Setup of job 3093:
==> flow/design.v <==
module ffD(clk, rst, Din, Dout);
input clk, rst;
input [31:0]Din;
output [31:0]Dout;
reg [31:0]Dout;
always@(posedge clk) 
begin
	if(rst==1)
	Dout <= 0;
	else
	Dout <= Din;
end
endmodule 
module mux1 (
		input [31:0] A, B,
		input Sel,
		output reg [31:0] Out
	);
	always @(Sel, A, B) begin
		case (Sel)
			0: Out = A;
			1:	Out = B;
		endcase
	end
endmodule
module extend (
	input [15:0]offset,
	output reg [31:0]offset32
);
always @(offset)
begin
 offset32[31:0] = {16'b0000000000000000,offset[15:0]};
end
endmodule
module alu(ctl, a, b, resultado);
  input [1:0] ctl;
  input [31:0] a, b;
  output reg [31:0] resultado;
  always @(*)
  begin
    case (ctl)
      2'b00 : resultado = a & b;  
      2'b01 : resultado = a | b;  
      2'b10 : resultado = a + b;  
      2'b11 : resultado = a - b;  
      default : resultado = 32'hxxxxxxxx;
   endcase
 end
endmodule
module control(instruction, ctrl);
    input [31:0] instruction;
	 output [20:0] ctrl;
    reg    [20:0] ctrl;
	 wire [11:0] opcode;
	 wire [4:0] rs, rt, rd;
    parameter LW = 12'b000111_xxxxxx;
    parameter SW = 12'b001000_xxxxxx;
    parameter ADD = 12'b000110_100000;
	 parameter SUB = 12'b000110_100010;
	 parameter AND = 12'b000110_100100;
	 parameter OR = 12'b000110_100101;
	 assign opcode[11:0] = {instruction[31:26], instruction[5:0]};
	 assign rs[4:0] = {instruction[25:21]};
	 assign rt[4:0] = {instruction[20:16]};
	 assign rd[4:0] = {instruction[15:11]};
    always @(instruction)
    begin
        casex (opcode)
          LW :
          begin
              ctrl[20:0]={6'b10_1_1_0_1,rs[4:0],5'b00000,rt[4:0]};
          end
          SW :
          begin
              ctrl[20:0]={6'b10_1_1_1_1,rs[4:0],5'b00000,rt[4:0]};
          end
          ADD :
          begin
              ctrl[20:0]={6'b10_0_0_0_1,rs[4:0],rt[4:0],rd[4:0]};
          end
          SUB :
          begin
              ctrl[20:0]={6'b11_0_0_0_1,rs[4:0],rt[4:0],rd[4:0]};
          end
          AND :
          begin
              ctrl[20:0]={6'b00_0_0_0_1,rs[4:0],rt[4:0],rd[4:0]};
          end
			 OR :
          begin
              ctrl[20:0]={6'b01_0_0_0_1,rs[4:0],rt[4:0],rd[4:0]};
          end
          default
          begin
              ctrl[20:0]={21'b0}; 
          end
        endcase
    end
endmodule
module PC(
  input rst,
  input clk,
  output reg [31:0]pc
  );
	always @(posedge clk or posedge rst)
		if (rst == 1)
		pc <= 0;
		else
		pc <= pc + 1;
  endmodule
module registerFile(addr1,addr2,out1,out2,addr_in,in,clk,rst);
input [4:0] addr1;	
input [4:0] addr2;	
output [31:0] out1;	
output [31:0] out2;	
input [4:0] addr_in;	
input [31:0] in;	
reg [31:0] out1;
reg [31:0] out2;
input clk, rst;
wire [511:0] regmem;
always @(posedge clk)
begin
		out1 <= addr1[4] ? 32'b0 : regmem[addr1[3:0]*32 +: 32];
		out2 <= addr2[4] ? 32'b0 : regmem[addr2[3:0]*32 +: 32];
end
genvar i;
generate
	for (i = 0; i < 16; i = i + 1) begin : REG
		reg [31:0] q;
		always @(negedge clk or posedge rst)
			if (rst)
				q <= 32'b0;
			else if (addr_in == i)
				q <= in;
		assign regmem[32*i +: 32] = q;
	end
endgenerate
endmodule
module data_memory(
clk , 
rst ,
address_0 , 
data_in , 
data_out,
cs_0 , 
we_0 
);
parameter data_0_WIDTH = 32 ;
parameter ADDR_WIDTH = 13 ;
input [ADDR_WIDTH-1:0] address_0 ;
input cs_0 ;
input we_0 ;
input clk;
input rst;
input [data_0_WIDTH-1:0] data_in ;
output reg [data_0_WIDTH-1:0] data_out;
wire [ADDR_WIDTH*data_0_WIDTH-1:0] mem;
genvar i;
generate
	for (i = 0; i < ADDR_WIDTH; i = i + 1) begin : WORD
		reg [data_0_WIDTH-1:0] q;
		always @ (posedge clk)
			if (rst)
				q <= (i == 0) ? 32'd1000 :
				     (i == 1) ? 32'd5000 :
				     (i == 2) ? 32'd2000 :
				     (i == 3) ? 32'd3000 : 32'd0;
			else if ( cs_0 && we_0 && address_0 == i )
				q <= data_in;
		assign mem[data_0_WIDTH*i +: data_0_WIDTH] = q;
	end
endgenerate
	always @ (posedge clk)
		begin : MEM_READ_0
			if (cs_0 && !we_0 && address_0 < ADDR_WIDTH) begin
				data_out <= mem[address_0*data_0_WIDTH +: data_0_WIDTH];
			end else begin
				data_out <= 0;
		end
	end
endmodule
module cpu (clk, rst, imem_addr, imem_data, test, test1);
	input clk, rst;
	output [6:0]imem_addr;
	input  [31:0]imem_data;
	output  [31:0]test;
	output [31:0]test1;
wire	 [31:0] inst;
wire   [31:0]ctrl, ctrl0, ctrl1, ctrl2;
wire   [20:0]controle;
wire	 [31:0]resultado;
wire   [31:0]data_out2;
wire   [31:0]pc;
wire	 [4:0]addr1, addr2, addr_in;
wire	 [31:0]out1, out2, out3;
wire	 [31:0]in;
wire	 rw;
wire	 [15:0]offset;
wire	 [31:0]offset32;
wire   sel1;
wire	 [31:0] imm;
wire   [31:0] data_out1;
wire	 [31:0]address_0;
wire	 [31:0] data_in;
wire	 [31:0]outrg1, outrg2;
wire	 [31:0] M, B, D, D1;
	assign imem_addr = pc[6:0];
	assign data_out2 = imem_data;
	PC PC(
		.rst(rst),
		.clk(clk),
		.pc(pc)
	);
ffD FF1(
		.rst(rst),
		.clk(clk),
		.Din(data_out2),
		.Dout(inst)
);
	registerFile RegisterFile(
		.addr1(inst[25:21]),
		.addr2(inst[20:16]),
		.out1(outrg1),
		.out2(outrg2),
		.addr_in(ctrl2[4:0]), 
		.in(out2),
		.rst(rst),
		.clk(clk)
	);
	control Controlador(
		.instruction(inst),
		.ctrl(controle)
	);
	extend Extend(
		.offset(inst[15:0]),
		.offset32(offset32)
	);
	ffD FF2(
		.rst(rst),
		.clk(clk),
		.Din(offset32),
		.Dout(imm)
		);
	ffD CONTROLE_0(
		.rst(rst),
		.clk(clk),
		.Din({11'b00000000000, controle[20:0]}),
		.Dout(ctrl0)
		);
	mux1 Mux1(
		.Sel(ctrl0[18]),
		.A(outrg2),
		.B(imm),
		.Out(out1)
	);
	alu Unidade_logica(
		.ctl(ctrl0[20:19]),
		.a(outrg1),
		.b(out1), 
		.resultado(resultado)
	);
	mux1 Mux3(
		.Sel(ctrl0[16]),
		.A(D),
		.B(resultado),
		.Out(out3)
	);
	ffD FF3(
		.rst(rst),
		.clk(clk),
		.Din(resultado),
		.Dout(D)
		);
	ffD CONTROLE_1(
		.rst(rst),
		.clk(clk),
		.Din(ctrl0),
		.Dout(ctrl1)
		);
	data_memory DataMemory(
		.address_0(out3[12:0]),
		.cs_0(ctrl1[15]),
		.we_0(ctrl0[16]),
		.data_in(outrg2),
		.data_out(M),
		.clk(clk),
		.rst(rst)
	);
	ffD FF5(
		.rst(rst),
		.clk(clk),
		.Din(D),
		.Dout(D1)
		);
	ffD CONTROLE_2(
		.rst(rst),
		.clk(clk),
		.Din(ctrl1),
		.Dout(ctrl2)
		);
	mux1 Mux2(
		.Sel(ctrl2[17]),
		.A(D1),
		.B(M),
		.Out(out2)
	);
	assign test[31:0] = inst[31:0];     
	assign test1[31:0] = out2[31:0];    
endmodule
Settings: LEC_CHECK=0, ABC_AREA=1, CAP_MARGIN=0, CELL_PAD_IN_SITES_GLOBAL_PLACEMENT=0, CORE_MARGIN=2, CORE_UTILIZATION=72, CTS_CLUSTER_DIAMETER=27, CTS_CLUSTER_SIZE=50, GPL_TIMING_DRIVEN=1, PLACE_DENSITY=0.67, SETUP_SLACK_MARGIN=0.95, SLEW_MARGIN=20; clock period 3.27 ns.
run.sh (not shown) runs the stock make flow with config.mk's settings and CLKGATE_MAP_FILE=.
The log for job 3093 ends in global routing (5_1_grt) with error GRT-0232, so the run never completed.
#### Input delta (job 5184 over job 3093)
# job 3093
export LEC_CHECK = 0
export ABC_AREA = 1
export CAP_MARGIN = 0
export CELL_PAD_IN_SITES_GLOBAL_PLACEMENT = 0
export CORE_MARGIN = 2
export CORE_UTILIZATION = 72
export CTS_CLUSTER_DIAMETER = 27
export CTS_CLUSTER_SIZE = 50
export GPL_TIMING_DRIVEN = 1
export PLACE_DENSITY = 0.67
export SETUP_SLACK_MARGIN = 0.95
export SLEW_MARGIN = 20
create_clock -name core_clock -period 3.27 [get_ports {clk}]
# job 5184
export LEC_CHECK = 0
export CAP_MARGIN = 20
export CORE_MARGIN = 2
export CORE_UTILIZATION = 40
export SLEW_MARGIN = 20
create_clock -name core_clock -period 5.3 [get_ports {clk}]
Notes after the runs:
The area fraction in compound gates reported for job 5184 is smaller than that of job 3093 by 8.2 points.
Job 5184 has floorplan core density below what job 3093 had.
Final weighted congestion in routability-driven placement (job 5184 / job 3093): 0.895
No stage failed in job 5184, and the final checks on the layout all came back clean.
What job 8570 does differently from job 5184 at the input level:
# job 5184
export LEC_CHECK = 0
export CAP_MARGIN = 20
export CORE_MARGIN = 2
export CORE_UTILIZATION = 40
export SLEW_MARGIN = 20
create_clock -name core_clock -period 5.3 [get_ports {clk}]
# job 8570
export LEC_CHECK = 0
export CAP_MARGIN = 20
export CELL_PAD_IN_SITES_DETAIL_PLACEMENT = 1
export CORE_ASPECT_RATIO = 1.21
export CORE_MARGIN = 9
export CORE_UTILIZATION = 40
export CTS_CLUSTER_DIAMETER = 23
export SETUP_SLACK_MARGIN = 0.11
export SLEW_MARGIN = 20
create_clock -name core_clock -period 3.86 [get_ports {clk}]
### Flow results
- Layout checks on job 8570: not met. Flow itself completed; violations: negative setup slack.
- Critical path depth came out higher on job 8570 than on job 5184.
- Power for job 8570: about 120% up relative to job 5184
- Compared to job 5184, job 8570 has combinational share of cell area 5.1 points lower.
- Looking at utilization, job 8570 sits 8.5 points above job 5184.
- [job 8570] count of clock buffers in the final design rose 229 relative to job 5184
- In job 8570, the worst-path maximum fanout came out 2 below the value in job 5184.
- Total number of placement rows (job 5184 / job 8570): 0.912
- Summary of job 8570 over job 5184: cell count +9.1%, clock latency reported for the late side of the worst-skew pair rose 0.19 ns, clock-cell share of area now sits higher.
- Of job 8570 and job 5184, the higher number of non-clock buffers in the layout belongs to job 8570.
diff inputs: job 8570 => job 2315
# job 8570
export LEC_CHECK = 0
export CAP_MARGIN = 20
export CELL_PAD_IN_SITES_DETAIL_PLACEMENT = 1
export CORE_ASPECT_RATIO = 1.21
export CORE_MARGIN = 9
export CORE_UTILIZATION = 40
export CTS_CLUSTER_DIAMETER = 23
export SETUP_SLACK_MARGIN = 0.11
export SLEW_MARGIN = 20
create_clock -name core_clock -period 3.86 [get_ports {clk}]
# job 2315
export LEC_CHECK = 0
export ABC_AREA = 1
export CAP_MARGIN = 20
export CELL_PAD_IN_SITES_DETAIL_PLACEMENT = 0
export CORE_ASPECT_RATIO = 1.24
export CORE_MARGIN = 9
export CORE_UTILIZATION = 40
export CTS_CLUSTER_DIAMETER = 154
export GPL_ROUTABILITY_DRIVEN = 0
export SETUP_SLACK_MARGIN = 0.11
export SLEW_MARGIN = 20
export TNS_END_PERCENT = 75
create_clock -name core_clock -period 3.86 [get_ports {clk}]
- Compared with job 8570, inverter count of the layout excluding clock inverters in job 2315 increased by more than 100%.
- The flow for job 8570 finished, though final verification flagged negative setup slack.
- Although job 2315 finished all stages, its layout failed final checks on negative setup slack.
- Relative to job 8570, final sum of negative setup slack has increased by 366.71 ns in job 2315.
- Job 2315 has net count of the finished layout above what job 8570 had.

========
Setup of run A:
RTL: the design.v shown in full above, as it stands there.
export LEC_CHECK = 0
export CAP_MARGIN = 20
export CELL_PAD_IN_SITES_GLOBAL_PLACEMENT = 3
export CORE_MARGIN = 2
export CORE_UTILIZATION = 72
export CTS_CLUSTER_DIAMETER = 332
export GPL_TIMING_DRIVEN = 1
export PLACE_DENSITY = 0.67
export SETUP_SLACK_MARGIN = -0.19
export SLEW_MARGIN = 20
create_clock -name core_clock -period 2.51 [get_ports {clk}]
Run A: GPL-0301 in global placement without I/O (3_1_place_gp_skip_io) -> run aborted
#### Input delta (run B over run A)
- a deleted GPL_TIMING_DRIVEN that had been 1
- an added PLACE_DENSITY_LB_ADDON of 0.2
- a deleted PLACE_DENSITY that had been 0.67
- a change of SETUP_SLACK_MARGIN from -0.19 to 1.03
- a deleted CELL_PAD_IN_SITES_GLOBAL_PLACEMENT that had been 3
- an added CTS_CLUSTER_SIZE of 14
- a deleted CTS_CLUSTER_DIAMETER that had been 332
- a change of the clock period (ns, I/O delays scaled along) from 2.51 to 4.06
## What came out
- Diff run A..run B | number of register bits inferred by synthesis | negligible
- From run B to run A, number of nets produced by synthesis did not move at all.
- Row count across run A and run B: no real change.
- Reported for run A and run B, count of distinct cell types in the synthesized netlist turned out identical to the last digit.
- The synthesis area per yosys on run B is in line with that on run A.
- There was hardly any difference in chip width between run B and run A.
- Async set or reset register ratio after synthesis came out exactly the same in run A and run B.
- Run B -> run A: synthesized area divided by synthesized cell count delta 0, exact match
- Re cell area after technology mapping: no difference whatsoever between run A and run B.
- From run B to run A, die size did not move at all.
- Run B finished every stage; the final checks, however, were not passed, the failures being setup timing.
### run B -> run C
- CORE_ASPECT_RATIO newly set to 0.9
- CTS_CLUSTER_DIAMETER newly set to 28
- SETUP_SLACK_MARGIN changed from 1.03 to 0.95
- PLACE_DENSITY_LB_ADDON changed from 0.2 to 0.25
- the clock period (ns, I/O delays scaled along) changed from 4.06 to 3.77
Results
Finished, but not clean: run C, with capacitance limit, slew limit, setup timing. Per the comparison of run C with run B, fraction of met2 tracks used by global routing saw an increase, routed wire length per instance now sits higher. Comparing run C with run B, the core area came out essentially unchanged. Taking run B as the reference point, the measured slew at the worst slew-check pin of run C rises by 0.62 ns. The area of all sequential standard cells on run C is in line with that on run B. Wire length, run B and run C: smaller value in run B. In the tables for run B and run C, clock network fraction of design power reads lower with run B.

========
wip/onyx:
Starts from the design.v that is shown in full above.
clock: 3.27 ns
lec_check: 0
cap_margin: 20
cell_pad_in_sites_global_placement: 3
core_margin: 2
core_utilization: 37
cts_cluster_diameter: 332
gpl_timing_driven: 1
place_density: 0.67
setup_slack_margin: -0.02
slew_margin: 20
| wip/onyx | all stages done | FAIL | setup timing |
#### Input delta (wip/nickel over wip/onyx)
--- a/flow/config.mk
+++ b/flow/config.mk
@@ -9 +8,0 @@
-export CELL_PAD_IN_SITES_GLOBAL_PLACEMENT = 3
@@ -11,5 +10,3 @@
-export CORE_UTILIZATION = 37
-export CTS_CLUSTER_DIAMETER = 332
-export GPL_TIMING_DRIVEN = 1
-export PLACE_DENSITY = 0.67
-export SETUP_SLACK_MARGIN = -0.02
+export CORE_UTILIZATION = 69
+export CTS_CLUSTER_SIZE = 99
+export PLACE_DENSITY = 0.36
==> flow/constraint.sdc <==
create_clock -name core_clock -period 4.95 [get_ports {clk}]
set_input_delay 0.9900 -clock core_clock [delete_from_list [all_inputs] [get_ports {clk}]]
set_output_delay 0.9900 -clock core_clock [all_outputs]
set_load 0.01 [all_outputs]
Apart from wip/onyx, each of wip/nickel and wip/onyx ends the flow with a layout that passes the timing, DRC and antenna checks. Nothing crashed in wip/onyx and all stages finished; the problem is that the final layout failed, the offending checks being setup timing. Cmp wip/nickel and wip/onyx / clock period minus final worst setup slack / higher: wip/nickel. Re number of non-clock inverters: no difference whatsoever between wip/nickel and wip/onyx. wip/nickel ended up with a higher met1 demand-to-capacity share in global routing than wip/onyx did. For the routed wire length, wip/nickel came in 40,000 um lower than wip/onyx did. wip/nickel and wip/onyx ended up with roughly the same overall via count from detail_route. Going from wip/onyx to wip/nickel, final layout net count shrank by a few percent. Compared wip/nickel vs wip/onyx, and final area is down in wip/nickel.
Input changes introduced in wip/zinc (baseline for comparison: wip/nickel):
--- a/flow/config.mk
+++ b/flow/config.mk
@@ -8,0 +9 @@
+export CELL_PAD_IN_SITES_GLOBAL_PLACEMENT = 3
@@ -10,3 +11,5 @@
-export CORE_UTILIZATION = 69
-export CTS_CLUSTER_SIZE = 99
-export PLACE_DENSITY = 0.36
+export CORE_UTILIZATION = 70
+export CTS_CLUSTER_DIAMETER = 332
+export GPL_TIMING_DRIVEN = 1
+export PLACE_DENSITY = 0.67
+export SETUP_SLACK_MARGIN = -0.21
==> flow/constraint.sdc <==
create_clock -name core_clock -period 2.51 [get_ports {clk}]
set_input_delay 0.5020 -clock core_clock [delete_from_list [all_inputs] [get_ports {clk}]]
set_output_delay 0.5020 -clock core_clock [all_outputs]
set_load 0.01 [all_outputs]
Findings:
wip/zinc: aborted in 3_1_place_gp_skip_io (tool error)
Number of standard-cell rows in the floorplan is lower on wip/zinc
As far as number of cells in Yosys stat is concerned, wip/nickel and wip/zinc perform about the same.
Post-synthesis share of cell area spent on full adders, half adders and majority gates: wip/nickel vs wip/zinc identical
Min area of the placeable core across wip/nickel and wip/zinc: wip/zinc
Changes observed in wip/zinc relative to wip/nickel: x dimension of the die decreased 0.71%, synthesized cell count essentially unchanged, floorplan-stage core utilization increased 1.1 points, die size decreased 1.4%, sequential share of the synthesized area essentially unchanged.
Modified inputs, wip/xenon compared to wip/zinc
--- a/flow/config.mk
+++ b/flow/config.mk
@@ -9 +9 @@
-export CELL_PAD_IN_SITES_GLOBAL_PLACEMENT = 3
+export CELL_PAD_IN_SITES_GLOBAL_PLACEMENT = 0
@@ -11 +11 @@
-export CORE_UTILIZATION = 70
+export CORE_UTILIZATION = 72
@@ -14,2 +14,2 @@
-export PLACE_DENSITY = 0.67
-export SETUP_SLACK_MARGIN = -0.21
+export PLACE_DENSITY = 0.35
+export SETUP_SLACK_MARGIN = -0.02
==> flow/constraint.sdc <==
create_clock -name core_clock -period 3.27 [get_ports {clk}]
set_input_delay 0.6540 -clock core_clock [delete_from_list [all_inputs] [get_ports {clk}]]
set_output_delay 0.6540 -clock core_clock [all_outputs]
set_load 0.01 [all_outputs]
[summary]
- wip/xenon: flow complete, layout not clean; failing: setup timing
- As far as proportion of synthesized flip-flops having asynchronous set or reset goes, wip/zinc and wip/xenon are indistinguishable; the numbers are identical.
- Compared with wip/zinc, wip/xenon shows a lower vertical extent of the die.
- From wip/zinc to wip/xenon the numbers moved as follows: die area fell 2.7%, number of synthesized register bits about even.
- Diff wip/zinc and wip/xenon: die boundary width higher in wip/zinc
> inputs changed (wip/xenon -> wip/delta)
--- a/flow/config.mk
+++ b/flow/config.mk
@@ -9 +8,0 @@
-export CELL_PAD_IN_SITES_GLOBAL_PLACEMENT = 0
@@ -11,5 +10,3 @@
-export CORE_UTILIZATION = 72
-export CTS_CLUSTER_DIAMETER = 332
-export GPL_TIMING_DRIVEN = 1
-export PLACE_DENSITY = 0.35
-export SETUP_SLACK_MARGIN = -0.02
+export CORE_UTILIZATION = 66
+export CTS_CLUSTER_DIAMETER = 96
+export CTS_CLUSTER_SIZE = 14
@@ -16,0 +14 @@
+export TNS_END_PERCENT = 65
==> flow/constraint.sdc <==
create_clock -name core_clock -period 3.55 [get_ports {clk}]
set_input_delay 0.7100 -clock core_clock [delete_from_list [all_inputs] [get_ports {clk}]]
set_output_delay 0.7100 -clock core_clock [all_outputs]
set_load 0.01 [all_outputs]
### Flow results
Diff wip/delta..wip/xenon | total global routing overflow | unchanged. In wip/delta, worst hold slack is higher than in wip/xenon. Comparing wire length the detailed router placed on met1 for wip/delta and wip/xenon, the bigger number came from wip/delta. Comparing wip/delta and wip/xenon, sequential share of layout area is higher on wip/delta. Finished, but not clean: wip/delta, with setup timing. Re combinational power: wip/delta is 16% down on wip/xenon. wip/delta vs wip/xenon: buffer count excluding the clock tree in the final layout down by a little under 10%. Compared with wip/xenon, wip/delta shows a share of the cycle needed by the critical path after routing that is 12 points lower.
Changes in wip/harbor relative to wip/delta:
--- a/flow/config.mk
+++ b/flow/config.mk
@@ -7,0 +8 @@
+export ABC_AREA = 1
@@ -10,2 +11,2 @@
-export CORE_UTILIZATION = 66
-export CTS_CLUSTER_DIAMETER = 96
+export CORE_UTILIZATION = 72
+export CTS_CLUSTER_DIAMETER = 398
@@ -12,0 +14,2 @@
+export PLACE_DENSITY_LB_ADDON = 0.09
+export SETUP_SLACK_MARGIN = 0.59
@@ -14 +16,0 @@
-export TNS_END_PERCENT = 65
==> flow/constraint.sdc <==
create_clock -name core_clock -period 3.77 [get_ports {clk}]
set_input_delay 0.7540 -clock core_clock [delete_from_list [all_inputs] [get_ports {clk}]]
set_output_delay 0.7540 -clock core_clock [all_outputs]
set_load 0.01 [all_outputs]
Notes after the runs:
In wip/harbor, vertical die dimension is higher than in wip/delta. Cmp wip/harbor vs wip/delta: initial standard-cell utilization of the core higher in wip/harbor. The flow ran to completion for all of wip/delta and wip/harbor but wip/harbor, which stopped partway. Stage in which a tool error killed wip/harbor: 5_1_grt. wip/delta finished all stages; layout check result: FAIL, due to setup timing. wip/harbor vs. wip/delta: aoi/oai-family share of the synthesized area went up; area enclosed by the die boundary went up; number of instances in the synthesized netlist went up; post-place instance area went up.
Power is estimated from default activity; no workload was simulated.
